## tundra
Design tlb, start of the top module:
module tlb
(
    input  wire                      clk,
    input  wire [               18:0] s0_vppn    ,
    input  wire                       s0_va_bit12,
    input  wire [                9:0] s0_asid    ,
    output wire                       s0_found   ,
    output wire [$clog2(16)-1:0] s0_index   ,  
    output wire [               19:0] s0_ppn     ,
    output wire [                5:0] s0_ps      ,
    output wire [                1:0] s0_plv     ,
    output wire [                1:0] s0_mat     ,
    output wire                       s0_d       ,
    output wire                       s0_v       ,
    input  wire [               18:0] s1_vppn    ,
    input  wire                       s1_va_bit12,
    input  wire [                9:0] s1_asid    ,
    output wire                       s1_found   ,
    output wire [$clog2(16)-1:0] s1_index   ,
    output wire [               19:0] s1_ppn     ,
    output wire [                5:0] s1_ps      ,
    output wire [                1:0] s1_plv     ,
    output wire [                1:0] s1_mat     ,
    output wire                       s1_d       ,
    output wire                       s1_v       ,
  ...
For scale: ~6400 cells after synthesis, roughly 1400 flip-flops.
clock: 5.63 ns
lec_check: 0
cap_margin: 5
core_margin: 2
core_utilization: 65
setup_slack_margin: 0.51
slew_margin: 20
run.sh (not shown) runs the stock make flow with config.mk's settings and CLKGATE_MAP_FILE=.
Status tundra: flow complete, layout not clean - capacitance limit, slew limit, setup timing
Edits applied to the flow inputs when going from tundra to raven:
Settings: clearing SETUP_SLACK_MARGIN, which used to be 0.51; swapping 65 for 70 in CORE_UTILIZATION; swapping 5.63 for 6.67 in the clock period (ns, I/O delays scaled along).
[summary]
raven got as far as global routing (5_1_grt), where a tool error ended the run. There was hardly any difference in portion of netlist area occupied by mux cells between tundra and raven. Compared to tundra, raven was floorplanned on a smaller die. Area figure in the yosys stat output: tundra vs raven identical.
Relative to raven, the following input files were edited for indigo:
Settings: SETUP_SLACK_MARGIN now 0.3, previously not set; CORE_UTILIZATION now 61, was 70; CAP_MARGIN now 20, was 5; the clock period (ns, I/O delays scaled along) now 9.89, was 6.67.
Results
- raven terminated abnormally: global routing (5_1_grt) reported ODB-0269.
- Both conditions hold for indigo: the flow ran to the end and the final layout passed the timing, design-rule and antenna checks.
- Horizontal die dimension went up by a little under 10% going from raven to indigo.
- Diff raven -> indigo: half-perimeter wire length after detailed placement decreased 7.4%; final weighted congestion in routability-driven placement decreased about 5.4%.
What lagoon does differently from indigo at the input level:
Settings: PLACE_DENSITY: unset -> 0.66; CTS_CLUSTER_SIZE: unset -> 61; CORE_UTILIZATION: 61 -> 72; SLEW_MARGIN: 20 -> 30; SETUP_SLACK_MARGIN: 0.3 -> 0.97; the clock period (ns, I/O delays scaled along): 9.89 -> 5.62.
==> comparison <==
lagoon did not make it past global routing (5_1_grt), where a tool error ended it.
Going from indigo to lagoon, number of cells upsized or downsized after cts grows by 4900%.
Changes observed in lagoon relative to indigo: number of setup buffers added after CTS increased 241; number of buffers added by the clock tree synthesis step decreased 2.
From indigo to lagoon the numbers moved as follows: row count decreased by 11 relative to the old numbers; core utilization before placement increased by 11 points relative to the old numbers.
Reported for indigo and lagoon, synthesized-area fraction occupied by xor and xnor cells turned out identical to the last digit.
Looking at detailed placement HPWL, lagoon sits above indigo.
Compared with indigo, lagoon shows cell total after placement higher by 6.3%.
Compared to indigo, lagoon has final RePlAce weighted congestion 0.11 higher.
Sort indigo and lagoon by chip width desc -> top: indigo
#### Input delta (yarrow over lagoon)
Settings: a deleted PLACE_DENSITY that had been 0.66; a change of SETUP_SLACK_MARGIN from 0.97 to -0.52; a change of SLEW_MARGIN from 30 to 20; a change of CORE_UTILIZATION from 72 to 66; a change of the clock period (ns, I/O delays scaled along) from 5.62 to 5.49.
### Flow results
yarrow vs. lagoon: x dimension of the die went up; number of placement rows went up; fraction of the mapped netlist area in compound gates did not really move; pre-CTS setup slack went up. Number of buffers added for setup after CTS in yarrow is 164 below lagoon. Height of the die is higher on yarrow. None of the runs yarrow and lagoon ends with a clean layout. The flow ended early for lagoon: it failed with a tool error in global routing (5_1_grt). STATUS run=yarrow STAGES=ALL_DONE FINAL_CHECKS=FAILED CAUSE=setup timing. Diff lagoon -> yarrow: area of the die increased 9.0%; number of clock buffers inserted by TritonCTS increased 4.

* * *

Starting RTL as in the previous note.
Settings: LEC_CHECK=0, ABC_AREA=1, CAP_MARGIN=10, CORE_ASPECT_RATIO=0.92, CORE_MARGIN=2, CORE_UTILIZATION=72, CTS_CLUSTER_DIAMETER=376, CTS_CLUSTER_SIZE=15, HOLD_SLACK_MARGIN=0.28, SETUP_SLACK_MARGIN=-0.22, SLEW_MARGIN=20; clock period 4.55 ns.
The baseline failed in global routing (5_1_grt).
Change:
==> flow/config.mk (replaced) <==
export PLATFORM = sky130hd
export DESIGN_NAME = tlb
export DESIGN_NICKNAME = tlb
export VERILOG_FILES = /design/flow/design.v
export SDC_FILE = /design/flow/constraint.sdc
export NUM_CORES = 4
export LEC_CHECK = 0
export CAP_MARGIN = 20
export CORE_MARGIN = 2
export CORE_UTILIZATION = 40
export SETUP_SLACK_MARGIN = -0.91
export SLEW_MARGIN = 20
==> flow/constraint.sdc (replaced) <==
create_clock -name core_clock -period 9.89 [get_ports {clk}]
set_input_delay 1.9780 -clock core_clock [delete_from_list [all_inputs] [get_ports {clk}]]
set_output_delay 1.9780 -clock core_clock [all_outputs]
set_load 0.01 [all_outputs]
After rerunning:
- The new run completed, yet does not pass: negative setup slack
- die area climbs by 66%
- synthesized cell count falls by 44%
- synthesized area is lower by 7.2%
Change:
--- a/flow/config.mk
+++ b/flow/config.mk
@@ -7,6 +7,9 @@
 export LEC_CHECK = 0
-export CAP_MARGIN = 20
+export CAP_MARGIN = 10
+export CORE_ASPECT_RATIO = 0.92
 export CORE_MARGIN = 2
-export CORE_UTILIZATION = 40
-export SETUP_SLACK_MARGIN = -0.91
+export CORE_UTILIZATION = 72
+export CTS_CLUSTER_DIAMETER = 376
+export CTS_CLUSTER_SIZE = 15
+export SETUP_SLACK_MARGIN = 1.17
 export SLEW_MARGIN = 20
==> flow/constraint.sdc (replaced) <==
create_clock -name core_clock -period 4.55 [get_ports {clk}]
set_input_delay 0.9100 -clock core_clock [delete_from_list [all_inputs] [get_ports {clk}]]
set_output_delay 0.9100 -clock core_clock [all_outputs]
set_load 0.01 [all_outputs]
After rerunning:
- The new run never finished: it broke off in global routing (5_1_grt)
- synthesized area is unchanged
- synthesized cell count is unchanged
- die area falls by 44%
Change:
==> flow/config.mk (replaced) <==
export PLATFORM = sky130hd
export DESIGN_NAME = tlb
export DESIGN_NICKNAME = tlb
export VERILOG_FILES = /design/flow/design.v
export SDC_FILE = /design/flow/constraint.sdc
export NUM_CORES = 4
export LEC_CHECK = 0
export CAP_MARGIN = 20
export CORE_MARGIN = 2
export CORE_UTILIZATION = 40
export SETUP_SLACK_MARGIN = 0.3
export SLEW_MARGIN = 20
==> flow/constraint.sdc (replaced) <==
create_clock -name core_clock -period 9.89 [get_ports {clk}]
set_input_delay 1.9780 -clock core_clock [delete_from_list [all_inputs] [get_ports {clk}]]
set_output_delay 1.9780 -clock core_clock [all_outputs]
set_load 0.01 [all_outputs]
What happened: The new run passed the timing, design-rule and antenna checks. Die size goes up by about 80%. Synthesized cell count does not change. Area after synthesis does not change.
Change:
--- a/flow/config.mk
+++ b/flow/config.mk
@@ -9,3 +9,5 @@
 export CORE_MARGIN = 2
-export CORE_UTILIZATION = 40
+export CORE_UTILIZATION = 65
+export CTS_CLUSTER_DIAMETER = 238
+export MAX_ROUTING_LAYER = met4
 export SETUP_SLACK_MARGIN = 0.3
==> flow/constraint.sdc (replaced) <==
create_clock -name core_clock -period 8.52 [get_ports {clk}]
set_input_delay 1.7040 -clock core_clock [delete_from_list [all_inputs] [get_ports {clk}]]
set_output_delay 1.7040 -clock core_clock [all_outputs]
set_load 0.01 [all_outputs]
After rerunning: The new run finished clean; utilization rose by 32 points; worst hold slack improves by 0.089 ns; worst setup slack is worse by 0.066 ns; area after synthesis does not change; via count climbs by 6.8%; cell count came out lower by 8.3%; count of clock-buffer cells in the layout came out lower by 14.
Change:
==> flow/config.mk (replaced) <==
export PLATFORM = sky130hd
export DESIGN_NAME = tlb
export DESIGN_NICKNAME = tlb
export VERILOG_FILES = /design/flow/design.v
export SDC_FILE = /design/flow/constraint.sdc
export NUM_CORES = 4
export LEC_CHECK = 0
export CAP_MARGIN = 20
export CORE_MARGIN = 7
export CORE_UTILIZATION = 72
export CTS_CLUSTER_SIZE = 69
export GPL_ROUTABILITY_DRIVEN = 0
export GPL_TIMING_DRIVEN = 1
export SETUP_SLACK_MARGIN = 1.06
export SLEW_MARGIN = 40
==> flow/constraint.sdc (replaced) <==
create_clock -name core_clock -period 7.59 [get_ports {clk}]
set_input_delay 1.5180 -clock core_clock [delete_from_list [all_inputs] [get_ports {clk}]]
set_output_delay 1.5180 -clock core_clock [all_outputs]
set_load 0.01 [all_outputs]
What happened: With this change the flow stopped in global routing (5_1_grt), error ODB-0269; die area shrinks by a few percent; area after synthesis is unchanged; synthesized cell count does not change.
